[design.v]
module cordic_dds # (
   parameter DW = 16,                
   parameter PIPE_DEPTH = 14,        
   parameter limP = 16'h4dba         
)
( 
   sin_o, cos_o, err_o,
   clk, phase_i
);
   input             clk;
   input [DW-1:0]    phase_i;        
   output [DW:0]     sin_o, cos_o;   
   output [DW:0]     err_o;          
   reg [DW:0] cos_r, sin_o_r;
   reg [DW:0] x[PIPE_DEPTH:0];
   reg [DW:0] y[PIPE_DEPTH:0];
   reg [DW:0] z[PIPE_DEPTH:0];
   reg [1:0] quadrant [PIPE_DEPTH:0];
   wire [DW:0] atan_rom[PIPE_DEPTH:0];
   assign atan_rom[0] = 8189;
   assign atan_rom[1] = 4834;
   assign atan_rom[2] = 2554;
   assign atan_rom[3] = 1296;
   assign atan_rom[4] = 650;
   assign atan_rom[5] = 325;
   assign atan_rom[6] = 162;
   assign atan_rom[7] = 81;
   assign atan_rom[8] = 40;
   assign atan_rom[9] = 20;
   assign atan_rom[10] = 10;
   assign atan_rom[11] = 5;
   assign atan_rom[12] = 2;
   assign atan_rom[13] = 1;
   assign atan_rom[14] = 0;
   always @ (posedge clk) begin  
      x[0] <= {1'b0, limP};
      y[0] <= 0;
      z[0] <= {3'b0, phase_i[DW-1-2:0]};  
   end
   always @ (posedge clk) begin  
      x[1] <= x[0] - y[0];
      y[1] <= x[0] + y[0];
      z[1] <= z[0] - atan_rom[0];  
   end
   generate
      genvar k;
      for(k=1; k<PIPE_DEPTH; k=k+1) begin
         always @ (posedge clk) begin
            if (z[k][DW]) begin  
               x[k+1] <= x[k] + {{k{y[k][DW]}},y[k][DW:k]};  
               y[k+1] <= y[k] - {{k{x[k][DW]}},x[k][DW:k]};  
               z[k+1] <= z[k] + atan_rom[k];
            end else begin
               x[k+1] <= x[k] - {{k{y[k][DW]}},y[k][DW:k]};
               y[k+1] <= y[k] + {{k{x[k][DW]}},x[k][DW:k]};
               z[k+1] <= z[k] - atan_rom[k];
            end
         end
      end
   endgenerate
   always @ (posedge clk) begin
      quadrant[0] <= phase_i[DW-1:DW-2];
   end
   generate
      genvar j;
      for(j=0; j<PIPE_DEPTH; j=j+1) begin
         always @ (posedge clk) begin
            quadrant[j+1] <= quadrant[j];
         end
      end
   endgenerate
   always @ (posedge clk)
      case(quadrant[PIPE_DEPTH])
         2'b00: begin
            cos_r <= x[PIPE_DEPTH];  
            sin_o_r <= y[PIPE_DEPTH];  
         end
         2'b01: begin
            cos_r <= ~(y[PIPE_DEPTH]) + 1'b1;  
            sin_o_r <= x[PIPE_DEPTH];  
         end
         2'b10: begin
            cos_r <= ~(x[PIPE_DEPTH]) + 1'b1;  
            sin_o_r <= ~(y[PIPE_DEPTH]) + 1'b1;  
         end
         2'b11: begin
            cos_r <= y[PIPE_DEPTH];  
            sin_o_r <= ~(x[PIPE_DEPTH]) + 1'b1;  
         end
      endcase
   assign cos_o = cos_r;
   assign sin_o = sin_o_r;
   assign err_o = z[PIPE_DEPTH];
endmodule
[run.sh]
#!/bin/bash
# the make line also repeats each setting of config.mk as NAME=value (left out here)
make -C /OpenROAD-flow-scripts/flow DESIGN_CONFIG=/design/flow/config.mk WORK_HOME=/design/flow/orfs CLKGATE_MAP_FILE= finish
[config.mk]
export PLATFORM = sky130hd
export DESIGN_NAME = cordic_dds
export DESIGN_NICKNAME = cordic_dds
export VERILOG_FILES = /design/flow/design.v
export SDC_FILE = /design/flow/constraint.sdc
export NUM_CORES = 4
export LEC_CHECK = 0
export ABC_AREA = 0
export CAP_MARGIN = 10
export CELL_PAD_IN_SITES_GLOBAL_PLACEMENT = 1
export CORE_MARGIN = 2
export CORE_UTILIZATION = 40
export CTS_CLUSTER_DIAMETER = 217
export SLEW_MARGIN = 20
[constraint.sdc]
create_clock -name core_clock -period 5.0 [get_ports {clk}]
set_input_delay 1.0000 -clock core_clock [delete_from_list [all_inputs] [get_ports {clk}]]
set_output_delay 1.0000 -clock core_clock [all_outputs]
set_load 0.01 [all_outputs]
==> results.cfg, run 1 <==
; yosys + openroad results
[setup_path]
setup.worst_path.end = y[5][16]
max_stage_delay_ns = 0.90
r2r-end = y[5][16]
worstPathMaxFanout = 5
path_cells = nor4_1 > a21oi_1 > xnor2_1 > ha_1 > a21o_1 > a2111o_1 > a31oi_1 > o21ai_1 > a21o_1 > and4_4 > o32a_1 > xnor2_1
reg2reg_depth = 12
r2r_start = x[4][4]
slowest_stage = nor4_1
path_buffers = 0
crit_type = flip-flop to flip-flop
arrival_ns = 4.44
critPathLaunchType = flip-flop
required_ns = 5.53
critPathLaunch = x[4][4]
critPathCaptureType = flip-flop
critical_path_depth = 12
r2r_setup_slack_ns = 1.09
crit_family = AND-OR/OR-AND gates

[sta]
rsz0062_at_grt = false
final_hold_viol_count = 0
worstMarginPinSlew_ns = 1.047
fin_worst_skew_ns = 0.03453
setup_viol = 0
layout_min_cycle_time_ns = 3.912
final.setup.tns_ns = 0
fmaxAchievable_mhz = 255.6
timing.hold.ws_ns = 0.2951
finalCritPeriodShare = 0.7824
drv_slew = 0
relSlewSlack = 0.2955

[synthesis]
synthCells = 4873
synthArstFlopShare = 0
ys_sh_xor = 0.1323
synth_flops = 718
ys_sh_adder = 0.1870
top_logic_kind = AND-OR/OR-AND gates
mux_share = 0.01117
syn-cell-area_mm2 = 0.04368
yosys.area.top_type = dfxtp_1
simple_gate_share = 0.1170
ys_cells = 4873
top_cell_area_share = 0.3290
ys_seq_frac = 0.3290
ys_types = 69
ys_top_cells_by_area = dfxtp_1, ha_1, xnor2_1
ys_sh_aoi = 0.1932
syn_nets = 5522
edf_count = 0
ys_area_mm2 = 0.04368
ys.flop_type = dfxtp_1
ys_warn_count = 5
most_common_cell = dfxtp_1
common_cells = dfxtp_1, ha_1, a21oi_1
avgSynthCellArea_um2 = 8.964

[placement]
portBuffers = 67
hpwl_mm = 83.30
gp_congestion = 0.8240

[clocking]
cts.repair.resized = 0
cts_tree = yes
cts_htree_levels = 3
holdBufCountCts = 0
cts_buffers = 86
cts_buffer_depth = 3
cts.clk_slew.worst_paths_ns = 0.06
clockRootBuffer = clkbuf_16
clock_sinks = 718
clk_latency_ns = 0.67
cts_setup_buffers = 0

[floorplan]
io_pins = 68
floorplan.core_util = 0.4024
design.die.area_mm2 = 0.1119
core_mm2 = 0.1086
rows = 121
fp.dieW_um = 334.5
die_h_um = 334.5

[job]
warning_count = 33
maxCapViolCount = 0

[cells_and_area]
fin_nets = 5633
nFillCells = 10780
final_core_util = 0.4515
comb_area_mm2 = 0.02799
areaGrowthSynthToFinish_pct = 12.20
flop_area_mm2 = 0.01438

[routing]
vias = 33090
first_iter_violations = 1437
vias_per_cell = 5.115
drt-total-wl_mm = 104.3
drc = 0
first_pass_iters = 5
routedWlPerCell_um = 16.12
n_antenna_cell = 0
postRouteAntennaNets = 0

[hold_path]
hold_depth = 0
min_delay_worst_endpoint = quadrant[6][0]
min-delay-start = quadrant[5][0]
hp-class = flip-flop to flip-flop

[global_routing]
grt_pass1_vias = 32620
grt_pass1_wl_mm = 171.7
antenna_found_initial = 0
grt_overflow = 0
track_usage = 0.1880
grt_max_degree = 65

[run_status]
outcome = no timing/DRC/antenna violations
per-stage QoR:
step | instance area [µm²] | cells | worst slack (ns)
floorplan | 43680 | 4873 | 1.498
global placement | 46020 | 6310 | 1.174
detailed placement | 46020 | 6310 | 1.158
CTS | 49010 | 6468 | 1.102
global route | 49010 | 6468 | 0.8433
finish | 49010 | 6468 | 1.088
cell type report:
class                   count  share of cell area
multi-input cells        3803              0.5710
flip-flops and latches    718              0.2933
clock buffers             120             0.05065
well taps                1414             0.03610
inverters                 291             0.02229
repair buffers             84             0.01629
clock inverters            38             0.01036
routing by layer:
layer  up-vias  GRT usage  part of all wire  wire length [µm]
li1      17470          -                 -                 -
met1     15130     0.2387              0.47             48880
met2       363     0.3339              0.48             50390
met3       126    0.02625             0.029              2998
met4         0    0.04572             0.019              2008
met5         -          0                 0                 0
==> inputs of run 2 (changes only) <==
ABC_AREA = default   (was 0)
CAP_MARGIN = 20   (was 10)
CELL_PAD_IN_SITES_GLOBAL_PLACEMENT = default   (was 1)
CORE_UTILIZATION = 68   (was 40)
CTS_CLUSTER_DIAMETER = default   (was 217)
SETUP_SLACK_MARGIN = 0.28   (was default)
clock period = 2.54 ns   (was 5.0 ns; I/O delays follow)
==> run 2 against run 1 <==
Net effect:
- the flow now stops in global routing (5_1_grt)
- die size down 41%
- synthesized cell count unchanged
- synthesized area unchanged
==> results.cfg, run 2 <==
; yosys + openroad results
[run_status]
outcome = stopped before the end
stop_stage = global routing (5_1_grt)
tool.error = [ERROR GRT-0232] Routing congestion too high. Check the congestion heatmap in the GUI.

[synthesis]
top_logic_kind = AND-OR/OR-AND gates
ys_top_cells_by_area = dfxtp_1, ha_1, xnor2_1
synth_flops = 718
yosys.area.top_type = dfxtp_1
ys_types = 69
simple_gate_share = 0.1170
ys_sh_xor = 0.1323
synthArstFlopShare = 0
ys.flop_type = dfxtp_1
ys_area_mm2 = 0.04368
ys_sh_adder = 0.1870
edf_count = 0
ys_seq_frac = 0.3290
common_cells = dfxtp_1, ha_1, a21oi_1
ys_warn_count = 5
most_common_cell = dfxtp_1
syn-cell-area_mm2 = 0.04368
syn_nets = 5522
synthCells = 4873
avgSynthCellArea_um2 = 8.964
top_cell_area_share = 0.3290
ys_cells = 4873
mux_share = 0.01117
ys_sh_aoi = 0.1932

[global_routing]
track_usage = 0.8519
grt_overflow = 857

[floorplan]
floorplan.core_util = 0.6900
core_mm2 = 0.06331
rows = 92
design.die.area_mm2 = 0.06628
die_h_um = 257.5
io_pins = 68
fp.dieW_um = 257.5

[clocking]
cts_htree_levels = 3
clock_sinks = 718
holdBufCountCts = 0
clockRootBuffer = clkbuf_16
cts_buffers = 77
cts_buffer_depth = 3

[placement]
portBuffers = 67
gp_congestion = 0.9348
pre_cts_slack_ns = -0.7202
postPlaceCellArea_mm2 = 0.05403
hpwl_mm = 87.16
place_inst = 6637
run 2: metal layers:
layer / GRT usage / overflow
met4: 0.9473 / 335
met1: 0.8136 / 9
met5: 0.3034 / 7
met3: 0.7247 / 25
met2: 1.006 / 481
run 2: through the flow:
step | setup TNS (ns) | hold slack [ns]
after global placement | -23.03 | 0.3107
after detailed placement | -32.52 | 0.3121
after CTS | -25.94 | 0.3043
after floorplan | -8.941 | 0.3096
run 2: what timing repair did:
action / 4_1_cts
endpoints found under the hold margin: 0
pin swaps: 480
buffers inserted: 231
setup endpoints to repair: 346
resized: 637
==> inputs of run 3 (changes only) <==
ABC_AREA = 1   (was default)
CAP_MARGIN = 0   (was 20)
CELL_PAD_IN_SITES_DETAIL_PLACEMENT = 2   (was default)
CELL_PAD_IN_SITES_GLOBAL_PLACEMENT = 2   (was default)
CORE_MARGIN = 9   (was 2)
CORE_UTILIZATION = 31   (was 68)
CTS_CLUSTER_DIAMETER = 232   (was default)
CTS_CLUSTER_SIZE = 23   (was default)
GPL_ROUTABILITY_DRIVEN = 0   (was default)
GPL_TIMING_DRIVEN = 0   (was default)
HOLD_SLACK_MARGIN = 0.08   (was default)
MIN_ROUTING_LAYER = met1   (was default)
PLACE_DENSITY_LB_ADDON = 0.27   (was default)
SETUP_SLACK_MARGIN = 0.04   (was 0.28)
SLEW_MARGIN = 30   (was 20)
TNS_END_PERCENT = 10   (was default)
clock period = 7.0 ns   (was 2.54 ns; I/O delays follow)
==> run 3 against run 2 <==
Net effect:
- the run now finishes clean
- synthesized area is 17% higher
- synthesized cell count is 54% higher
- die size went up to 2.7 times the previous value
==> results.cfg, run 3 <==
; yosys + openroad results
[clocking]
clock_sinks = 718
cts.repair.resized = 0
cts_buffers = 37
cts_setup_buffers = 0
cts_htree_levels = 2
holdBufCountCts = 0
cts_tree = yes
clockRootBuffer = clkbuf_16
clk_latency_ns = 0.65
cts.clk_slew.worst_paths_ns = 0.10
cts_buffer_depth = 3

[routing]
vias = 48540
routedWlPerCell_um = 17.46
first_pass_iters = 5
first_iter_violations = 1590
postRouteAntennaNets = 0
vias_per_cell = 4.965
drc = 0
drt-total-wl_mm = 170.6

[global_routing]
antenna_found_initial = 0
grt_pass1_vias = 53280
grt_pass1_wl_mm = 279.2
grt_max_degree = 26
track_usage = 0.1851
grt_overflow = 0

[job]
warning_count = 33
maxCapViolCount = 0

[sta]
fin_worst_skew_ns = 0.03102
finalCritPeriodShare = 0.4969
rsz0062_at_grt = false
worstMarginPinSlew_ns = 0.8289
final_hold_viol_count = 0
layout_min_cycle_time_ns = 3.478
fmaxAchievable_mhz = 287.5
relSlewSlack = 0.4440
setup_viol = 0
drv_slew = 0
final.setup.tns_ns = 0

[setup_path]
critPathCaptureType = flip-flop
path_cells = inv_1 > buf_2 > o21ai_0 > fa_1 > nand2_1 > nand2_1 > nand3_1 > nand2_1 > nand2_1 > nand2_1 > xor2_1
r2r-end = x[7][12]
critPathLaunch = z[6][16]
slowest_stage = dfxtp_1
max_stage_delay_ns = 0.78
r2r_start = z[6][16]
crit_family = flip-flops
crit_type = flip-flop to flip-flop
arrival_ns = 4.02
required_ns = 7.54
critPathMostFrequentCell = nand2_1
critPathLaunchType = flip-flop
setup.worst_path.end = x[7][12]
reg2reg_depth = 11
path_buffers = 2
critical_path_depth = 11
worstPathMaxFanout = 22
r2r_setup_slack_ns = 3.52

[synthesis]
syn-cell-area_mm2 = 0.05125
ys_warn_count = 5
synthArstFlopShare = 0
ys_top_cells_by_area = dfxtp_1, nand2_1, ha_1
ys.flop_type = dfxtp_1
ys_seq_frac = 0.2805
most_common_cell = nand2_1
yosys.area.top_type = dfxtp_1
ys_cells = 7492
edf_count = 0
avgSynthCellArea_um2 = 6.840
top_logic_kind = simple AND/OR/NAND/NOR gates
simple_gate_share = 0.2965
ys_sh_aoi = 0.1106
ys_sh_adder = 0.1594
ys_area_mm2 = 0.05125
mux_share = 0
common_cells = nand2_1, inv_1, dfxtp_1
top_cell_area_share = 0.2805
syn_nets = 8141
ys_types = 49
synth_flops = 718
synthCells = 7492
ys_sh_xor = 0.08101

[floorplan]
design.die.area_mm2 = 0.1803
floorplan.core_util = 0.3134
core_mm2 = 0.1635
die_h_um = 424.6
io_pins = 68
fp.dieW_um = 424.6
rows = 148

[hold_path]
hold_depth = 0
hp-class = flip-flop to flip-flop
min-delay-start = quadrant[3][1]
min_delay_worst_endpoint = quadrant[4][1]

[placement]
hpwl_mm = 145.8
portBuffers = 67

[cells_and_area]
areaGrowthSynthToFinish_pct = 8.506
fin_nets = 8247
nFillCells = 19910

[run_status]
outcome = no timing/DRC/antenna violations
-- run 3: layout make-up --
| class | count | area (µm²) | area share |
|---|---|---|---|
| Antenna cell | 1 | 2.502 | 0.00004500 |
| Buffer | 46 | 249.0 | 0.004478 |
| Clock buffer | 37 | 925.9 | 0.01665 |
| Clock inverter | 3 | 37.54 | 0.0006750 |
| Inverter | 916 | 3443 | 0.06192 |
| Multi-Input combinational cell | 5812 | 33180 | 0.5967 |
| Sequential cell | 718 | 14370 | 0.2585 |
| Tap cell | 2175 | 2721 | 0.04894 |
| Timing Repair Buffer | 67 | 670.6 | 0.01206 |
-- run 3: per-layer routing --
layer | wire, µm | track usage | part of all wire
met1 | 77630 | 0.2279 | 0.45
met2 | 85430 | 0.3448 | 0.50
met3 | 3287 | 0.01564 | 0.019
met4 | 4296 | 0.04590 | 0.025
met5 | 0 | 0 | 0
-- run 3: stage by stage --
step / cell area (µm²) / util / instances / setup slack (ns) / hold slack, ns
floorplan: 51250 / - / 7492 / 4.674 / 0.3096
global placement: 54640 / 0.3342 / 9734 / 3.519 / 0.3110
detailed placement: 54640 / 0.3342 / 9734 / 3.450 / 0.3132
CTS: 55600 / 0.3401 / 9774 / 3.416 / 0.3291
global route: 55600 / 0.3401 / 9774 / 3.302 / 0.3369
finish: 55610 / 0.3401 / 9775 / 3.522 / 0.3266
==> inputs of run 4 (changes only) <==
CELL_PAD_IN_SITES_DETAIL_PLACEMENT = 0   (was 2)
CORE_UTILIZATION = 20   (was 31)
SLEW_MARGIN = 5   (was 30)
==> run 4 against run 3 <==
Net effect:
- still clean on timing, DRC and antenna
- critical path depth is 2 higher
- synthesized area is the same
- critical endpoint is now x[7][16]
- largest cell class unchanged
- highest routed layer unchanged
==> results.cfg, run 4 <==
; yosys + openroad results
[synthesis]
ys_area_mm2 = 0.05125
top_logic_kind = simple AND/OR/NAND/NOR gates
synthCells = 7492
mux_share = 0
ys_cells = 7492
ys_sh_xor = 0.08101
ys_sh_adder = 0.1594
ys_sh_aoi = 0.1106
syn-cell-area_mm2 = 0.05125
top_cell_area_share = 0.2805
syn_nets = 8141
avgSynthCellArea_um2 = 6.840
ys.flop_type = dfxtp_1
most_common_cell = nand2_1
common_cells = nand2_1, inv_1, dfxtp_1
simple_gate_share = 0.2965
synth_flops = 718
ys_types = 49
ys_warn_count = 5
synthArstFlopShare = 0
yosys.area.top_type = dfxtp_1
ys_seq_frac = 0.2805
ys_top_cells_by_area = dfxtp_1, nand2_1, ha_1
edf_count = 0

[global_routing]
track_usage = 0.1141
grt_pass1_vias = 46310
grt_max_degree = 26
antenna_found_initial = 6
grt_overflow = 0
grt_pass1_wl_mm = 255.2

[setup_path]
required_ns = 7.55
r2r_setup_slack_ns = 3.73
slowest_stage = o21ai_0
r2r-end = x[7][16]
arrival_ns = 3.82
crit_type = flip-flop to flip-flop
reg2reg_depth = 13
setup.worst_path.end = x[7][16]
critPathLaunchType = flip-flop
crit_family = simple AND/OR/NAND/NOR gates
critPathMostFrequentCell = nand2_1
critPathCaptureType = flip-flop
critPathLaunch = z[6][16]
path_buffers = 3
max_stage_delay_ns = 0.70
critical_path_depth = 13
worstPathMaxFanout = 22
r2r_start = z[6][16]
path_cells = inv_1 > buf_2 > o21ai_0 > fa_1 > nand2_1 > nand2_1 > nand3_1 > nand2_1 > nand2_1 > nand2_1 > inv_1 > nand2_1 > nand2_1

[clocking]
cts_buffer_depth = 3
clockRootBuffer = clkbuf_16
holdBufCountCts = 0
clock_sinks = 718
cts.clk_slew.worst_paths_ns = 0.10
clk_latency_ns = 0.66
cts_tree = yes
cts_htree_levels = 2
cts.repair.resized = 0
cts_setup_buffers = 0
cts_buffers = 37

[cells_and_area]
areaGrowthSynthToFinish_pct = 11.51
final_core_util = 0.2246
nFillCells = 28760
fin_nets = 8247

[floorplan]
design.die.area_mm2 = 0.2748
fp.dieW_um = 524.2
die_h_um = 524.2
io_pins = 68
floorplan.core_util = 0.2015
rows = 185
core_mm2 = 0.2544

[sta]
drv_slew = 0
worstMarginPinSlew_ns = 1.139
finalCritPeriodShare = 0.4668
rsz0062_at_grt = false
timing.hold.ws_ns = 0.3260
fin_worst_skew_ns = 0.02509
relSlewSlack = 0.2408
fmaxAchievable_mhz = 306.0
setup_viol = 0
layout_min_cycle_time_ns = 3.268
final.setup.tns_ns = 0
final_hold_viol_count = 0

[routing]
drt-total-wl_mm = 160.0
postRouteAntennaNets = 0
vias = 45780
routedWlPerCell_um = 14.58
vias_per_cell = 4.172
drc = 0
first_pass_iters = 7
first_iter_violations = 2175

[placement]
portBuffers = 67
hpwl_mm = 135.5

[run_status]
outcome = no timing/DRC/antenna violations

[job]
maxCapViolCount = 0
warning_count = 34

[hold_path]
min_delay_worst_endpoint = quadrant[6][1]
hp-class = flip-flop to flip-flop
min-delay-start = quadrant[5][1]
hold_depth = 0
==> run 4: final cells by class <==
type	instances	area, µm²	area share
repair buffers	67	670.6	0.01174
clock inverters	3	30.03	0.0005255
diodes	5	12.51	0.0002189
plain buffers	46	247.7	0.004335
clock buffers	39	975.9	0.01708
inverters	916	3443	0.06025
multi-input cells	5812	33180	0.5806
flip-flops and latches	718	14370	0.2515
well taps	3366	4212	0.07370
==> run 4: routing by layer <==
metal	up-vias	routed length, µm	GRT usage
met5	-	0	0
met4	0	3265	0.02616
li1	24470	-	-
met1	20680	76040	0.1477
met2	502	76500	0.2041
met3	127	4161	0.01052
==> run 4: stage by stage <==
step | instance area (µm²) | setup WS (ns) | std cells
after global routing | 57140 | 3.379 | 10970
final | 57150 | 3.732 | 10970
after CTS | 57130 | 3.532 | 10970
after floorplan | 51250 | 4.674 | 7492
after global placement | 56130 | 3.535 | 10930
after detailed placement | 56130 | 3.538 | 10930
==> inputs of run 5 (changes only) <==
ABC_AREA = 0   (was 1)
CAP_MARGIN = 35   (was 0)
CELL_PAD_IN_SITES_DETAIL_PLACEMENT = default   (was 0)
CELL_PAD_IN_SITES_GLOBAL_PLACEMENT = default   (was 2)
CORE_MARGIN = 10   (was 9)
CORE_UTILIZATION = 35   (was 20)
CTS_CLUSTER_DIAMETER = 309   (was 232)
CTS_CLUSTER_SIZE = default   (was 23)
GPL_ROUTABILITY_DRIVEN = 1   (was 0)
HOLD_SLACK_MARGIN = default   (was 0.08)
PLACE_DENSITY_LB_ADDON = 0.29   (was 0.27)
SETUP_SLACK_MARGIN = 0.68   (was 0.04)
TNS_END_PERCENT = default   (was 10)
clock period = 4.01 ns   (was 7.0 ns; I/O delays follow)
==> run 5 against run 4 <==
Net effect:
- synthesized area shrank 15%
- sequential share of layout area grew 3.2 points
- synthesized cell count down 35%
- setup slack worse by 3.1 ns
- die size fell by 49%
- register-to-register slack got worse by 3.1 ns
- sequential cell count is the same
- largest cell class unchanged
- highest routed layer unchanged
==> results.cfg, run 5 <==
; yosys + openroad results
[synthesis]
simple_gate_share = 0.1170
ys_warn_count = 5
edf_count = 0
ys_sh_adder = 0.1870
ys_types = 69
ys.flop_type = dfxtp_1
common_cells = dfxtp_1, ha_1, a21oi_1
mux_share = 0.01117
synthArstFlopShare = 0
syn_nets = 5522
top_cell_area_share = 0.3290
ys_seq_frac = 0.3290
most_common_cell = dfxtp_1
ys_cells = 4873
ys_sh_xor = 0.1323
syn-cell-area_mm2 = 0.04368
avgSynthCellArea_um2 = 8.964
ys_top_cells_by_area = dfxtp_1, ha_1, xnor2_1
yosys.area.top_type = dfxtp_1
synthCells = 4873
ys_sh_aoi = 0.1932
synth_flops = 718
top_logic_kind = AND-OR/OR-AND gates
ys_area_mm2 = 0.04368

[routing]
routedWlPerCell_um = 14.32
vias_per_cell = 4.952
first_iter_violations = 1408
drc = 0
drt-total-wl_mm = 97.17
postRouteAntennaNets = 0
first_pass_iters = 5
vias = 33610
n_antenna_cell = 0

[sta]
timing.hold.ws_ns = 0.3204
final_hold_viol_count = 0
finalCritPeriodShare = 0.8419
setup_viol = 0
fmaxAchievable_mhz = 296.2
drv_slew = 0
layout_min_cycle_time_ns = 3.376
setup_slack_ns = 0.6339
relSlewSlack = 0.5818
fin_worst_skew_ns = 0.03892
worstMarginPinSlew_ns = 0.6236
rsz0062_at_grt = true

[setup_path]
critPathCaptureType = flip-flop
crit_type = flip-flop to flip-flop
path_buffers = 1
critPathLaunchType = flip-flop
r2r-end = x[10][13]
path_cells = or4_4 > nor2b_4 > inv_2 > ha_4 > a21oi_4 > ha_4 > a21o_1 > nand2_1 > o31a_1 > o31ai_4 > or4_4 > a31o_4 > a21oi_2 > xnor2_1
reg2reg_depth = 14
crit_family = simple AND/OR/NAND/NOR gates
critical_path_depth = 14
slowest_stage = or4_4
critPathLaunch = y[9][14]
r2r_setup_slack_ns = 0.63
r2r_start = y[9][14]
arrival_ns = 3.96
required_ns = 4.59
max_stage_delay_ns = 0.57
worstPathMaxFanout = 2
setup.worst_path.end = x[10][13]

[clocking]
cts_htree_levels = 3
clk_latency_ns = 0.69
clockRootBuffer = clkbuf_16
clock_sinks = 718
cts_tree = yes
cts.clk_slew.worst_paths_ns = 0.06
cts_buffer_depth = 3
cts_buffers = 82

[floorplan]
core_mm2 = 0.1238
design.die.area_mm2 = 0.1393
io_pins = 68
fp.dieW_um = 373.3
floorplan.core_util = 0.3529
rows = 129
die_h_um = 373.3

[placement]
pre_cts_slack_ns = -0.3892
gp_congestion = 0.8839
postPlaceCellArea_mm2 = 0.04644
portBuffers = 67
hpwl_mm = 75.80

[hold_path]
hold_depth = 0
hp-class = flip-flop to flip-flop
min-delay-start = quadrant[1][1]
min_delay_worst_endpoint = quadrant[2][1]

[global_routing]
antenna_found_initial = 0
grt_max_degree = 23
grt_pass1_wl_mm = 157.9
grt_pass1_vias = 32450
grt_overflow = 0
track_usage = 0.1335

[cells_and_area]
stdcell_area_mm2 = 0.05097
fin_nets = 5734
areaGrowthSynthToFinish_pct = 16.69

[job]
maxCapViolCount = 0
warning_count = 35

[run_status]
outcome = no timing/DRC/antenna violations
[run 5: final cells by class]
cell class,instances,area [µm²]
clock buffers,117,2364
clock inverters,31,538.0
flip-flops and latches,718,14440
inverters,291,1119
well taps,1637,2048
plain buffers,61,350.3
fillers,12200,72820
repair buffers,127,1166
multi-input cells,3803,28950
repair inverters,1,5.005
[run 5: through the flow]
stage / std cells / utilization / TNS [ns]
2_1_floorplan: 4873 / - / 0
3_3_place_gp: 6577 / 0.3749 / -2.036
3_5_place_dp: 6580 / 0.3752 / -2.761
4_1_cts: 6750 / 0.4045 / 0
5_1_grt: 6786 / 0.4118 / 0
6_report: 6786 / 0.4118 / 0
[run 5: timing repair]
action                                  4_1_cts  5_1_grt
setup buffers                                22       34
hold buffers                                  0        0
endpoints found under the setup margin      207       98
resized                                     166      177
pin swaps                                    23       59
gates cloned                                  0        2
[run 5: routing by layer]
layer  vias to the layer above  GRT usage  share of wire
met5                         -          0              0
met4                         0    0.04835          0.035
met3                       176    0.02597          0.035
met2                       471     0.2446           0.49
met1                     15230     0.1524           0.44
li1                      17730          -              -
==> inputs of run 6 (changes only) <==
ABC_AREA = default   (was 0)
CAP_MARGIN = 0   (was 35)
CELL_PAD_IN_SITES_DETAIL_PLACEMENT = 2   (was default)
CORE_MARGIN = 2   (was 10)
CORE_UTILIZATION = 31   (was 35)
CTS_CLUSTER_DIAMETER = 232   (was 309)
CTS_CLUSTER_SIZE = 23   (was default)
GPL_ROUTABILITY_DRIVEN = 0   (was 1)
GPL_TIMING_DRIVEN = 1   (was 0)
HOLD_SLACK_MARGIN = 0.08   (was default)
PLACE_DENSITY_LB_ADDON = 0.27   (was 0.29)
SETUP_SLACK_MARGIN = 0.04   (was 0.68)
SLEW_MARGIN = 40   (was 5)
TNS_END_PERCENT = 10   (was default)
clock period = 7.0 ns   (was 4.01 ns; I/O delays follow)
==> run 6 against run 5 <==
Net effect:
- cell area shrank 6.7%
- sequential cell count is the same
- die size grew 3.3%
- still clean
- wire length grew 28%
- worst hold slack gained 0.0094 ns
- sequential share of layout area grew 1.9 points
- highest routed layer unchanged
- critical endpoint is now x[11][16]
==> results.cfg, run 6 <==
; yosys + openroad results
[synthesis]
ys_sh_xor = 0.1323
ys_seq_frac = 0.3290
common_cells = dfxtp_1, ha_1, a21oi_1
simple_gate_share = 0.1170
yosys.area.top_type = dfxtp_1
ys.flop_type = dfxtp_1
ys_cells = 4873
syn_nets = 5522
ys_sh_adder = 0.1870
ys_top_cells_by_area = dfxtp_1, ha_1, xnor2_1
synthArstFlopShare = 0
syn-cell-area_mm2 = 0.04368
ys_area_mm2 = 0.04368
avgSynthCellArea_um2 = 8.964
ys_warn_count = 5
most_common_cell = dfxtp_1
edf_count = 0
synthCells = 4873
mux_share = 0.01117
ys_types = 69
top_cell_area_share = 0.3290
ys_sh_aoi = 0.1932
top_logic_kind = AND-OR/OR-AND gates
synth_flops = 718

[setup_path]
r2r_start = z[10][16]
slowest_stage = clkinv_1
crit_type = flip-flop to flip-flop
r2r-end = x[11][16]
critical_path_depth = 11
r2r_setup_slack_ns = 2.88
critPathLaunchType = flip-flop
setup.worst_path.end = x[11][16]
path_cells = clkinv_1 > nor2_1 > a21oi_1 > ha_1 > or2_2 > nor4_1 > o21ai_0 > a31oi_1 > o21ai_0 > a21oi_1 > xnor2_1
critPathCaptureType = flip-flop
max_stage_delay_ns = 0.71
required_ns = 7.56
crit_family = simple AND/OR/NAND/NOR gates
critPathLaunch = z[10][16]
reg2reg_depth = 11
path_buffers = 1
arrival_ns = 4.68
worstPathMaxFanout = 22

[sta]
drv_slew = 0
finalCritPeriodShare = 0.5886
fin_worst_skew_ns = 0.03155
fmaxAchievable_mhz = 242.7
relSlewSlack = 0.4297
setup_viol = 0
layout_min_cycle_time_ns = 4.120
worstMarginPinSlew_ns = 0.8543
final.setup.tns_ns = 0
final_hold_viol_count = 0
rsz0062_at_grt = false
timing.hold.ws_ns = 0.3298

[clocking]
clock_sinks = 718
clockRootBuffer = clkbuf_16
clk_latency_ns = 0.64
holdBufCountCts = 0
cts_htree_levels = 2
cts_tree = yes
cts.clk_slew.worst_paths_ns = 0.09
cts_buffers = 37
cts_setup_buffers = 0
cts.repair.resized = 0
cts_buffer_depth = 3

[routing]
n_antenna_cell = 0
drc = 0
vias = 35260
postRouteAntennaNets = 0
vias_per_cell = 5.180
drt-total-wl_mm = 124.7
routedWlPerCell_um = 18.33
first_pass_iters = 5
first_iter_violations = 1091

[hold_path]
min-delay-start = quadrant[11][0]
min_delay_worst_endpoint = quadrant[12][0]
hp-class = flip-flop to flip-flop
hold_depth = 0

[global_routing]
grt_max_degree = 65
grt_pass1_wl_mm = 205.8
antenna_found_initial = 0
track_usage = 0.1724
grt_overflow = 0
grt_pass1_vias = 39730

[placement]
portBuffers = 67
hpwl_mm = 100.7
place_inst = 6764

[floorplan]
rows = 137
design.die.area_mm2 = 0.1439
die_h_um = 379.4
fp.dieW_um = 379.4
floorplan.core_util = 0.3127
io_pins = 68
core_mm2 = 0.1397

[cells_and_area]
fin_nets = 5576
areaGrowthSynthToFinish_pct = 8.882
stdcell_count = 6806
final_core_util = 0.3405

[job]
warning_count = 34
maxCapViolCount = 0

[run_status]
outcome = no timing/DRC/antenna violations
## run 6: layout make-up
class / count / area, µm²
Clock buffer: 38 / 929.6
Inverter: 291 / 1092
Timing Repair Buffer: 76 / 738.2
Clock inverter: 4 / 61.31
Tap cell: 1876 / 2347
Sequential cell: 718 / 14380
Fill cell: 15700 / 92140
Multi-Input combinational cell: 3803 / 28010
## run 6: per-layer routing
metal / track usage / wire length (µm) / share of wire
met3: 0.01641 / 2587 / 0.021
met1: 0.1854 / 50490 / 0.40
met5: 0 / 0 / 0
met4: 0.06581 / 4889 / 0.039
met2: 0.3414 / 66770 / 0.54
## run 6: metrics by stage
step                      instance area [µm²]  setup slack, ns
after floorplan                         43680            3.498
after global placement                  46540            2.659
after detailed placement                46540            2.429
after CTS                               47540            2.400
after global routing                    47560            2.492
final                                   47560            2.880
==> inputs of run 7 (changes only) <==
CAP_MARGIN = 20   (was 0)
CELL_PAD_IN_SITES_DETAIL_PLACEMENT = default   (was 2)
CORE_UTILIZATION = 72   (was 31)
CTS_CLUSTER_SIZE = 12   (was 23)
GPL_ROUTABILITY_DRIVEN = 1   (was 0)
HOLD_SLACK_MARGIN = default   (was 0.08)
MIN_ROUTING_LAYER = default   (was met1)
PLACE_DENSITY_LB_ADDON = 0.26   (was 0.27)
SETUP_SLACK_MARGIN = 0.45   (was 0.04)
SLEW_MARGIN = 20   (was 40)
TNS_END_PERCENT = 65   (was 10)
clock period = 3.33 ns   (was 7.0 ns; I/O delays follow)
==> run 7 against run 6 <==
Net effect:
- first-iteration DRC count grew to 3.7 times the previous value
- now fails the layout checks on negative setup slack
- cell count decreased by 10%
- synthesized cell count stayed put
- worst hold slack worse by 0.0049 ns
- die size down 56%
- utilization rose by 54 points
- register-to-register slack got worse by 3.0 ns
- critical path type unchanged
==> results.cfg, run 7 <==
; yosys + openroad results
[synthesis]
synthCells = 4873
ys.flop_type = dfxtp_1
ys_cells = 4873
ys_types = 69
simple_gate_share = 0.1170
most_common_cell = dfxtp_1
ys_sh_aoi = 0.1932
top_cell_area_share = 0.3290
synth_flops = 718
synthArstFlopShare = 0
mux_share = 0.01117
top_logic_kind = AND-OR/OR-AND gates
ys_sh_adder = 0.1870
edf_count = 0
ys_area_mm2 = 0.04368
ys_warn_count = 5
ys_top_cells_by_area = dfxtp_1, ha_1, xnor2_1
ys_seq_frac = 0.3290
yosys.area.top_type = dfxtp_1
avgSynthCellArea_um2 = 8.964
common_cells = dfxtp_1, ha_1, a21oi_1
syn-cell-area_mm2 = 0.04368
syn_nets = 5522
ys_sh_xor = 0.1323

[global_routing]
track_usage = 0.3335
grt_max_degree = 64
grt_pass1_vias = 36570
grt_pass1_wl_mm = 174.1
antenna_found_initial = 1
grt_overflow = 0

[setup_path]
reg2reg_depth = 13
slowest_stage = or3_1
max_stage_delay_ns = 0.43
critPathMostFrequentCell = buf_4
crit_family = AND-OR/OR-AND gates
critPathLaunchType = flip-flop
path_cells = or3_1 > nor3_2 > nand2b_1 > o31ai_2 > xor2_1 > ha_1 > a21oi_2 > o211ai_1 > buf_4 > buf_4 > buf_4 > buf_4 > a21oi_2
arrival_ns = 4.05
r2r_start = x[3][4]
worstPathMaxFanout = 4
critical_path_depth = 13
setup.worst_path.end = y[4][10]
required_ns = 3.90
critPathLaunch = x[3][4]
path_buffers = 4
critPathCaptureType = flip-flop
r2r-end = y[4][10]
r2r_setup_slack_ns = -0.15
crit_type = flip-flop to flip-flop

[clocking]
clk_latency_ns = 0.65
cts_buffer_depth = 3
cts_buffers = 69
cts_htree_levels = 3
cts.clk_slew.worst_paths_ns = 0.07
clockRootBuffer = clkbuf_16
cts_tree = yes
clock_sinks = 718

[routing]
drc = 0
routedWlPerCell_um = 21.67
first_pass_iters = 8
n_antenna_cell = 0
postRouteAntennaNets = 0
drt-total-wl_mm = 132.2
first_iter_violations = 4025
vias_per_cell = 6.622
vias = 40390

[floorplan]
io_pins = 68
die_h_um = 250.3
rows = 90
floorplan.core_util = 0.7264
fp.dieW_um = 250.3
design.die.area_mm2 = 0.06266
core_mm2 = 0.06013

[hold_path]
hp-class = flip-flop to flip-flop
hold_depth = 0
min-delay-start = z[12][0]
min_delay_worst_endpoint = z[13][0]

[placement]
portBuffers = 67
hpwl_mm = 74.84
gp_congestion = 0.9265

[job]
maxCapViolCount = 0
warning_count = 36

[sta]
setup_viol = 6
relSlewSlack = 0.4574
final_hold_viol_count = 0
setup_slack_ns = -0.1503
drv_slew = 0
finalCritPeriodShare = 1.045
fin_worst_skew_ns = 0.03557
worstMarginPinSlew_ns = 0.8034
layout_min_cycle_time_ns = 3.480
rsz0062_at_grt = true
fmaxAchievable_mhz = 287.3

[cells_and_area]
fin_nets = 5961
areaGrowthSynthToFinish_pct = 21.36
final_core_util = 0.8816

[run_status]
check-failures = negative setup slack
outcome = failed layout checks
[run 7: per-layer routing]
metal / vias to the layer above / part of all wire / track usage
met2: 2558 / 0.49 / 0.6153
li1: 18100 / - / -
met4: 2 / 0.084 / 0.1769
met3: 999 / 0.075 / 0.04843
met1: 18740 / 0.35 / 0.3692
met5: - / 0.000098 / 0
[run 7: area by class of cell]
cell class                      count  area (µm²)
Clock buffer                       72        1769
Clock inverter                      5       51.30
Fill cell                        2742        7121
Inverter                          291        1127
Multi-Input combinational cell   3803       31010
Sequential cell                   718       14560
Tap cell                          782       978.4
Timing Repair Buffer              429        3512
[run 7: timing repair]
item / in CTS / in global routing
buffers inserted: 114 / 129
gates resized: 326 / 465
pin swaps: 162 / 275
endpoints found under the setup margin: 141 / 165
hold buffers: 0 / 0
[run 7: stage by stage]
step | instances | cell area (µm²) | setup WS (ns) | setup TNS [ns] | hold WS, ns
floorplan | 4873 | 43980 | 0.1990 | 0 | 0.3096
global placement | 5780 | 46260 | 0.1066 | 0 | 0.3096
detailed placement | 5780 | 46260 | -0.008269 | -0.008269 | 0.3121
CTS | 5971 | 50080 | 0.1244 | 0 | 0.3249
global route | 6100 | 53010 | -0.1631 | -0.6746 | 0.3309
finish | 6100 | 53010 | -0.1503 | -0.7187 | 0.3250
==> inputs of run 8 (changes only) <==
CORE_UTILIZATION = 65   (was 72)
CTS_CLUSTER_DIAMETER = default   (was 232)
CTS_CLUSTER_SIZE = default   (was 12)
GPL_ROUTABILITY_DRIVEN = default   (was 1)
GPL_TIMING_DRIVEN = default   (was 1)
MAX_ROUTING_LAYER = met4   (was default)
PLACE_DENSITY_LB_ADDON = default   (was 0.26)
SETUP_SLACK_MARGIN = 0.77   (was 0.45)
TNS_END_PERCENT = 5   (was 65)
clock period = 2.93 ns   (was 3.33 ns; I/O delays follow)
==> run 8 against run 7 <==
Net effect:
- still fails the layout checks on negative setup slack
- die size is 11% higher
- register-to-register slack worse by 0.12 ns
- critical path depth is 1 higher
- setup slack worse by 0.12 ns
- cell count is 5.7% higher
- critical path type unchanged
- largest cell class unchanged
==> results.cfg, run 8 <==
; yosys + openroad results
[run_status]
outcome = failed layout checks
check-failures = negative setup slack

[setup_path]
required_ns = 3.49
worstPathMaxFanout = 3
crit_family = simple AND/OR/NAND/NOR gates
setup.worst_path.end = x[10][13]
reg2reg_depth = 14
r2r_setup_slack_ns = -0.27
crit_type = flip-flop to flip-flop
max_stage_delay_ns = 0.57
slowest_stage = or4_4
critPathMostFrequentCell = a21oi_2
critPathLaunch = y[9][15]
critPathCaptureType = flip-flop
r2r-end = x[10][13]
path_buffers = 2
critical_path_depth = 14
arrival_ns = 3.77
r2r_start = y[9][15]
path_cells = or4_4 > nor2b_4 > inv_2 > ha_4 > a21oi_2 > ha_1 > buf_4 > nand2_2 > o31a_1 > o31ai_2 > or4_1 > a31o_2 > a21oi_2 > xnor2_1
critPathLaunchType = flip-flop

[global_routing]
grt_pass1_vias = 36640
track_usage = 0.3065
grt_pass1_wl_mm = 172.6
grt_max_degree = 64
grt_overflow = 0
antenna_found_initial = 0

[synthesis]
ys_seq_frac = 0.3290
syn_nets = 5522
syn-cell-area_mm2 = 0.04368
ys_types = 69
yosys.area.top_type = dfxtp_1
ys_sh_xor = 0.1323
mux_share = 0.01117
synthArstFlopShare = 0
edf_count = 0
avgSynthCellArea_um2 = 8.964
ys_sh_adder = 0.1870
simple_gate_share = 0.1170
top_cell_area_share = 0.3290
common_cells = dfxtp_1, ha_1, a21oi_1
ys_cells = 4873
synthCells = 4873
ys_sh_aoi = 0.1932
top_logic_kind = AND-OR/OR-AND gates
ys_area_mm2 = 0.04368
ys_top_cells_by_area = dfxtp_1, ha_1, xnor2_1
ys_warn_count = 5
synth_flops = 718
ys.flop_type = dfxtp_1
most_common_cell = dfxtp_1

[placement]
gp_congestion = 0.9247
portBuffers = 67
postPlaceCellArea_mm2 = 0.04941
place_inst = 6237
hpwl_mm = 77.68

[cells_and_area]
areaGrowthSynthToFinish_pct = 29.60
stdcell_area_mm2 = 0.05661
stdcell_count = 6445
final_core_util = 0.8475
fin_nets = 6158

[routing]
vias_per_cell = 5.786
vias = 37290
n_antenna_cell = 0
first_iter_violations = 2094
routedWlPerCell_um = 17.05
first_pass_iters = 6
postRouteAntennaNets = 0
drt-total-wl_mm = 109.9
drc = 0

[floorplan]
io_pins = 68
design.die.area_mm2 = 0.06930
rows = 95
core_mm2 = 0.06680
die_h_um = 263.2
fp.dieW_um = 263.2
floorplan.core_util = 0.6539

[sta]
fmaxAchievable_mhz = 312.2
rsz0062_at_grt = true
timing.hold.ws_ns = 0.3251
layout_min_cycle_time_ns = 3.203
worstMarginPinSlew_ns = 0.6091
relSlewSlack = 0.5896
final_hold_viol_count = 0
setup_slack_ns = -0.2731
fin_worst_skew_ns = 0.01270
setup_viol = 12
finalCritPeriodShare = 1.093
drv_slew = 0

[job]
maxCapViolCount = 0
warning_count = 38

[clocking]
cts_buffer_depth = 3
cts_htree_levels = 3
clk_latency_ns = 0.63
clock_sinks = 718
cts.clk_slew.worst_paths_ns = 0.06
cts_buffers = 77
clockRootBuffer = clkbuf_16
cts_tree = yes

[hold_path]
hp-class = flip-flop to flip-flop
hold_depth = 0
min-delay-start = z[9][0]
min_delay_worst_endpoint = z[10][0]
## run 8: per-stage QoR
step,TNS (ns),setup WS (ns)
detailed placement,-4.159,-0.2966
global route,-5.242,-0.4057
finish,-1.048,-0.2731
floorplan,-1.732,-0.2010
global placement,-2.056,-0.2486
CTS,-1.038,-0.2905
## run 8: what timing repair did
item,CTS,global route
hold endpoints to repair,0,0
gates resized,538,428
setup buffers,45,21
hold buffers,0,0
setup endpoints to repair,378,396
pin swaps,387,405
## run 8: cell type report
type / count / area (µm²)
Multi-Input combinational cell: 3803 / 32120
Sequential cell: 718 / 14500
Fill cell: 3898 / 10190
Timing Repair Buffer: 618 / 5044
Clock buffer: 111 / 2257
Inverter: 291 / 1169
Tap cell: 873 / 1092
Clock inverter: 31 / 429.2
## run 8: layer usage
layer  up-vias  global-route usage  part of all wire
li1      18550                   -                 -
met1     17650              0.3473              0.41
met2       799              0.5481              0.51
met3       287             0.03882             0.038
met4         0              0.1209             0.036
met5         -                   -                 0
==> inputs of run 9 (changes only) <==
CAP_MARGIN = 10   (was 20)
CORE_UTILIZATION = 71   (was 65)
MAX_ROUTING_LAYER = default   (was met4)
SETUP_SLACK_MARGIN = default   (was 0.77)
TNS_END_PERCENT = default   (was 5)
clock period = 3.09 ns   (was 2.93 ns; I/O delays follow)
==> run 9 against run 8 <==
Net effect:
- the layout still fails its checks (negative setup slack)
- die size shrank 8.3%
- worst hold slack worse by 0.0073 ns
- register-to-register slack improved by 0.12 ns
- critical endpoint unchanged
- highest routed layer is now met5
- largest cell class unchanged
- clock-buffer cell count down 7
- clock skew increased by 0.015 ns
- utilization is 0.93 points higher
==> results.cfg, run 9 <==
; yosys + openroad results
[synthesis]
ys.flop_type = dfxtp_1
ys_sh_aoi = 0.1932
edf_count = 0
ys_sh_adder = 0.1870
syn_nets = 5522
mux_share = 0.01117
synthArstFlopShare = 0
ys_warn_count = 5
ys_top_cells_by_area = dfxtp_1, ha_1, xnor2_1
yosys.area.top_type = dfxtp_1
ys_seq_frac = 0.3290
avgSynthCellArea_um2 = 8.964
ys_area_mm2 = 0.04368
ys_types = 69
top_logic_kind = AND-OR/OR-AND gates
common_cells = dfxtp_1, ha_1, a21oi_1
ys_cells = 4873
synthCells = 4873
ys_sh_xor = 0.1323
most_common_cell = dfxtp_1
simple_gate_share = 0.1170
synth_flops = 718
top_cell_area_share = 0.3290
syn-cell-area_mm2 = 0.04368

[job]
warning_count = 38
maxCapViolCount = 0

[clocking]
cts.clk_slew.worst_paths_ns = 0.06
clk_latency_ns = 0.63
cts_buffers = 75
clockRootBuffer = clkbuf_16
clock_sinks = 718
cts_buffer_depth = 3
cts_htree_levels = 3
cts_tree = yes

[sta]
fin_worst_skew_ns = 0.02741
layout_min_cycle_time_ns = 3.241
setup_viol = 4
drv_slew = 0
worstMarginPinSlew_ns = 0.6218
fmaxAchievable_mhz = 308.5
rsz0062_at_grt = true
final.setup.tns_ns = -0.3452
relSlewSlack = 0.5827
setup_slack_ns = -0.1511
final_hold_viol_count = 0
finalCritPeriodShare = 1.049

[routing]
routedWlPerCell_um = 16.86
vias_per_cell = 5.893
postRouteAntennaNets = 0
first_iter_violations = 2110
n_antenna_cell = 0
wl_met2_mm = 52.66
first_pass_iters = 5
drt-total-wl_mm = 104.1
maxUsedRoutingLayer = met5
dr_wl_met3_mm = 4.014
vias = 36380
m1WireLength_mm = 43.21
drc = 0

[floorplan]
floorplan.core_util = 0.7210
die_h_um = 252.0
rows = 90
design.die.area_mm2 = 0.06353
io_pins = 68
core_mm2 = 0.06058
fp.dieW_um = 252.0

[global_routing]
grt_pass1_vias = 35280
antenna_found_initial = 1
grt_max_degree = 64
grt_pass1_wl_mm = 165.6
grt_overflow = 0
track_usage = 0.3129

[cells_and_area]
fin_nets = 5982
areaGrowthSynthToFinish_pct = 18.82
nFillCells = 3537
stdcell_area_mm2 = 0.05190
stdcell_count = 6173

[setup_path]
r2r_setup_slack_ns = -0.15
worstPathMaxFanout = 3
crit_family = simple AND/OR/NAND/NOR gates
arrival_ns = 3.79
reg2reg_depth = 14
r2r-end = x[10][13]
critPathLaunchType = flip-flop
critical_path_depth = 14
max_stage_delay_ns = 0.57
required_ns = 3.64
critPathCaptureType = flip-flop
setup.worst_path.end = x[10][13]
r2r_start = y[9][15]
slowest_stage = or4_4
crit_type = flip-flop to flip-flop
path_buffers = 1
critPathLaunch = y[9][15]
critPathMostFrequentCell = a21oi_2
path_cells = or4_4 > nor2b_4 > inv_2 > ha_4 > a21oi_2 > ha_1 > a21o_1 > nand2_1 > o31a_1 > o31ai_2 > or4_1 > a31o_2 > a21oi_2 > xnor2_1

[run_status]
check-failures = negative setup slack
outcome = failed layout checks

[hold_path]
min-delay-start = quadrant[0][0]
hp-class = flip-flop to flip-flop
min_delay_worst_endpoint = quadrant[1][0]
hold_depth = 0

[placement]
place_inst = 6002
gp_congestion = 0.9416
portBuffers = 67
postPlaceCellArea_mm2 = 0.04774
hpwl_mm = 75.95
[run 9: cell type report]
type	instances	area, µm²	share of cell area
flip-flops and latches	718	14420	0.2777
clock buffers	104	2200	0.04238
well taps	782	978.4	0.01885
inverters	291	1112	0.02143
multi-input cells	3803	29230	0.5631
repair buffers	444	3555	0.06848
clock inverters	31	415.4	0.008003
[run 9: per-stage QoR]
stage                     hold WS, ns  setup WS [ns]    util
after global placement         0.3098        -0.1122  0.7880
after detailed placement       0.3121        -0.1437  0.7880
after CTS                      0.3124        -0.1464  0.8363
final                          0.3178        -0.1511  0.8568
after global routing           0.3221        -0.2378  0.8568
after floorplan                0.3096        -0.1011       -
[run 9: metal layers]
metal	vias up	GRT usage
li1	18200	-
met1	17000	0.3671
met2	898	0.5791
met3	276	0.03209
met4	2	0.1302
met5	-	0
[run 9: timing repair]
item,CTS,global route
gates cloned,0,0
hold buffers,0,0
pin swaps,25,131
gates resized,67,274
endpoints found under the hold margin,0,0
buffers inserted,6,32
endpoints found under the setup margin,41,113
==> inputs of run 10 (changes only) <==
ABC_AREA = 1   (was default)
CAP_MARGIN = 20   (was 10)
CORE_UTILIZATION = 72   (was 71)
CTS_CLUSTER_DIAMETER = 232   (was default)
CTS_CLUSTER_SIZE = 14   (was default)
GPL_ROUTABILITY_DRIVEN = 1   (was default)
GPL_TIMING_DRIVEN = 1   (was default)
PLACE_DENSITY_LB_ADDON = 0.26   (was default)
SETUP_SLACK_MARGIN = 0.45   (was default)
TNS_END_PERCENT = 65   (was default)
clock period = 2.93 ns   (was 3.09 ns; I/O delays follow)
==> run 10 against run 9 <==
Net effect:
- the run now finishes clean
- maximum frequency rose by 30%
- sequential share of layout area shrank 2.7 points
- utilization is 3.4 points lower
- non-clock buffer count shrank 285
- wire length grew 32%
- first-iteration DRC count up 99%
- clock-buffer cell count decreased by 47
==> results.cfg, run 10 <==
; yosys + openroad results
[synthesis]
ys_cells = 7492
avgSynthCellArea_um2 = 6.840
syn-cell-area_mm2 = 0.05125
edf_count = 0
top_logic_kind = simple AND/OR/NAND/NOR gates
common_cells = nand2_1, inv_1, dfxtp_1
ys_seq_frac = 0.2805
synthArstFlopShare = 0
ys_types = 49
ys_sh_adder = 0.1594
synth_flops = 718
top_cell_area_share = 0.2805
ys_warn_count = 5
mux_share = 0
synthCells = 7492
ys_sh_aoi = 0.1106
ys_sh_xor = 0.08101
ys_area_mm2 = 0.05125
simple_gate_share = 0.2965
syn_nets = 8141
yosys.area.top_type = dfxtp_1
ys_top_cells_by_area = dfxtp_1, nand2_1, ha_1
ys.flop_type = dfxtp_1
most_common_cell = nand2_1

[sta]
rsz0062_at_grt = true
relSlewSlack = 0.4582
drv_slew = 0
setup_viol = 0
setup_slack_ns = 0.4371
layout_min_cycle_time_ns = 2.493
worstMarginPinSlew_ns = 0.8118
final_hold_viol_count = 0
timing.hold.ws_ns = 0.3276
fin_worst_skew_ns = 0.03397
finalCritPeriodShare = 0.8508
fmaxAchievable_mhz = 401.1
final.setup.tns_ns = 0

[setup_path]
r2r_start = y[10][16]
required_ns = 3.47
r2r_setup_slack_ns = 0.44
crit_type = flip-flop to flip-flop
reg2reg_depth = 11
setup.worst_path.end = x[11][16]
crit_family = AND-OR/OR-AND gates
arrival_ns = 3.04
r2r-end = x[11][16]
critPathLaunchType = flip-flop
path_buffers = 1
critPathLaunch = y[10][16]
critical_path_depth = 11
critPathMostFrequentCell = nand2_1
critPathCaptureType = flip-flop
max_stage_delay_ns = 0.40
worstPathMaxFanout = 6
slowest_stage = dfxtp_1
path_cells = inv_1 > nand2_1 > nand2_1 > a31oi_1 > ha_1 > a21oi_1 > o21ai_0 > a21oi_1 > nand2_1 > nand2_1 > nand2_1

[routing]
vias = 49910
first_pass_iters = 6
n_antenna_cell = 0
first_iter_violations = 4200
vias_per_cell = 5.798
postRouteAntennaNets = 0
drt-total-wl_mm = 137.8
drc = 0
routedWlPerCell_um = 16.01

[clocking]
holdBufCountCts = 0
cts_tree = yes
cts.clk_slew.worst_paths_ns = 0.08
cts_htree_levels = 2
cts_buffer_depth = 3
clockRootBuffer = clkbuf_16
clk_latency_ns = 0.67
clock_sinks = 718
cts_buffers = 57

[cells_and_area]
nFillCells = 4755
fin_nets = 8315
stdcell_count = 8608
areaGrowthSynthToFinish_pct = 12.84
flop_area_mm2 = 0.01450
comb_area_mm2 = 0.03572
final_core_util = 0.8229

[floorplan]
fp.dieW_um = 270.8
design.die.area_mm2 = 0.07333
rows = 97
io_pins = 68
die_h_um = 270.8
floorplan.core_util = 0.7293
core_mm2 = 0.07027

[global_routing]
grt_pass1_vias = 46820
grt_pass1_wl_mm = 217.0
track_usage = 0.3491
grt_max_degree = 33
grt_overflow = 0
antenna_found_initial = 0

[run_status]
outcome = no timing/DRC/antenna violations

[placement]
place_inst = 8489
portBuffers = 67
pre_cts_slack_ns = 0.1917
gp_congestion = 1.023
hpwl_mm = 103.8

[hold_path]
hp-class = flip-flop to flip-flop
min_delay_worst_endpoint = z[9][1]
hold_depth = 0
min-delay-start = z[8][1]

[job]
warning_count = 35
maxCapViolCount = 0
-- run 10: final cells by class --
cell class              count  share of cell area
multi-input cells        5812              0.6176
flip-flops and latches    718              0.2508
inverters                 916             0.06032
clock buffers              57             0.02467
repair buffers            159             0.02467
well taps                 940             0.02034
clock inverters             4            0.001341
repair inverters            2           0.0002813
-- run 10: repair_timing --
item,4_1_cts,5_1_grt
gates cloned,0,2
pin swaps,16,175
gates resized,79,682
setup buffers,8,48
endpoints found under the setup margin,106,223
-- run 10: stage by stage --
| stage | cell area [µm²] |
|---|---|
| after global placement | 53120 |
| after detailed placement | 53120 |
| after floorplan | 51250 |
| after CTS | 55070 |
| final | 57830 |
| after global routing | 57830 |
-- run 10: metal layers --
metal / global-route usage / up-vias / part of all wire
li1: - / 24620 / -
met1: 0.4129 / 22720 / 0.40
met2: 0.6383 / 2049 / 0.49
met3: 0.03843 / 519 / 0.063
met4: 0.1450 / 0 / 0.048
met5: 0 / - / 0
==> inputs of run 11 (changes only) <==
ABC_AREA = default   (was 1)
CORE_UTILIZATION = 26   (was 72)
CTS_CLUSTER_SIZE = 23   (was 14)
GPL_ROUTABILITY_DRIVEN = 0   (was 1)
GPL_TIMING_DRIVEN = 0   (was 1)
TNS_END_PERCENT = 10   (was 65)
clock period = 7.0 ns   (was 2.93 ns; I/O delays follow)
==> run 11 against run 10 <==
Net effect:
- critical path depth rose by 1
- sequential cell count did not move
- global-route usage fell by 24 points
- cell area fell by 17%
- critical endpoint is now y[7][16]
- highest routed layer unchanged
- non-clock buffer count fell by 30
- synthesized cell count fell by 35%
- still clean
- critical path type unchanged
- register-to-register slack improved by 1.9 ns
- via count fell by 34%
- wire length fell by 28%
- largest cell class unchanged
==> results.cfg, run 11 <==
; yosys + openroad results
[run_status]
outcome = no timing/DRC/antenna violations

[global_routing]
grt_pass1_vias = 32270
antenna_found_initial = 1
grt_max_degree = 25
grt_pass1_wl_mm = 162.1
track_usage = 0.1134
grt_overflow = 0

[setup_path]
path_buffers = 2
critPathMostFrequentCell = o21ai_0
arrival_ns = 5.16
reg2reg_depth = 12
setup.worst_path.end = y[7][16]
worstPathMaxFanout = 10
critPathLaunch = z[6][16]
critPathCaptureType = flip-flop
r2r_setup_slack_ns = 2.36
slowest_stage = dfxtp_1
path_cells = clkbuf_1 > clkbuf_1 > mux2i_1 > fa_1 > a21oi_1 > o21ai_0 > o41ai_1 > o21ai_0 > or4_1 > o211ai_1 > o21ai_0 > xnor2_1
critical_path_depth = 12
max_stage_delay_ns = 0.65
r2r_start = z[6][16]
r2r-end = y[7][16]
critPathLaunchType = flip-flop
crit_type = flip-flop to flip-flop
crit_family = AND-OR/OR-AND gates
required_ns = 7.52

[synthesis]
ys_cells = 4873
top_logic_kind = AND-OR/OR-AND gates
edf_count = 0
top_cell_area_share = 0.3290
most_common_cell = dfxtp_1
ys_warn_count = 5
ys_top_cells_by_area = dfxtp_1, ha_1, xnor2_1
ys_seq_frac = 0.3290
synthCells = 4873
ys_sh_adder = 0.1870
yosys.area.top_type = dfxtp_1
avgSynthCellArea_um2 = 8.964
common_cells = dfxtp_1, ha_1, a21oi_1
ys_sh_xor = 0.1323
ys_types = 69
ys.flop_type = dfxtp_1
ys_sh_aoi = 0.1932
ys_area_mm2 = 0.04368
syn_nets = 5522
synthArstFlopShare = 0
mux_share = 0.01117
simple_gate_share = 0.1170
syn-cell-area_mm2 = 0.04368
synth_flops = 718

[placement]
hpwl_mm = 79.96
portBuffers = 67
postPlaceCellArea_mm2 = 0.04712

[sta]
drv_slew = 0
finalCritPeriodShare = 0.6631
relSlewSlack = 0.3892
final_hold_viol_count = 0
worstMarginPinSlew_ns = 0.9078
timing.hold.ws_ns = 0.3321
final.setup.tns_ns = 0
setup_viol = 0
fin_worst_skew_ns = 0.04967
fmaxAchievable_mhz = 215.4
rsz0062_at_grt = false
layout_min_cycle_time_ns = 4.642

[routing]
postRouteAntennaNets = 0
routedWlPerCell_um = 13.71
first_pass_iters = 5
drc = 0
drt-total-wl_mm = 98.54
first_iter_violations = 1466
vias = 32700
vias_per_cell = 4.550

[floorplan]
die_h_um = 413.9
core_mm2 = 0.1670
floorplan.core_util = 0.2615
fp.dieW_um = 413.9
rows = 150
design.die.area_mm2 = 0.1713
io_pins = 68

[cells_and_area]
nFillCells = 17680
comb_area_mm2 = 0.02799
fin_nets = 5629
areaGrowthSynthToFinish_pct = 10.19
flop_area_mm2 = 0.01437
stdcell_area_mm2 = 0.04813

[clocking]
cts_buffer_depth = 3
holdBufCountCts = 0
clk_latency_ns = 0.65
cts_tree = yes
clockRootBuffer = clkbuf_16
cts.clk_slew.worst_paths_ns = 0.10
cts_setup_buffers = 0
clock_sinks = 718
cts.repair.resized = 0
cts_buffers = 37
cts_htree_levels = 2

[hold_path]
hp-class = flip-flop to flip-flop
min-delay-start = quadrant[7][1]
min_delay_worst_endpoint = quadrant[8][1]
hold_depth = 0

[job]
warning_count = 33
maxCapViolCount = 0
-- run 11: cell type report --
cell class                 instances  share of cell area
multi-input combinational       3803              0.5815
inverter                         291             0.02269
clock buffer                      37             0.01924
tap                             2204             0.05729
clock inverter                     4            0.001794
buffer                            61            0.004809
antenna                            1          0.00005199
timing repair buffer              68             0.01404
sequential                       718              0.2986
-- run 11: per-layer routing --
metal / wire length [µm] / vias to the layer above / share of wire / track usage
li1: - / 17400 / - / -
met1: 44850 / 14840 / 0.46 / 0.1365
met2: 48740 / 356 / 0.49 / 0.2111
met3: 2671 / 116 / 0.027 / 0.01341
met4: 2274 / 0 / 0.023 / 0.02899
met5: 0 / - / 0 / 0
-- run 11: metrics by stage --
| stage | cells | setup WS, ns | utilization |
|---|---|---|---|
| 2_1_floorplan | 4873 | 3.498 | - |
| 3_3_place_gp | 7144 | 2.434 | 0.2820 |
| 3_5_place_dp | 7145 | 2.425 | 0.2821 |
| 4_1_cts | 7186 | 2.357 | 0.2881 |
| 5_1_grt | 7186 | 2.039 | 0.2882 |
| 6_report | 7187 | 2.358 | 0.2882 |
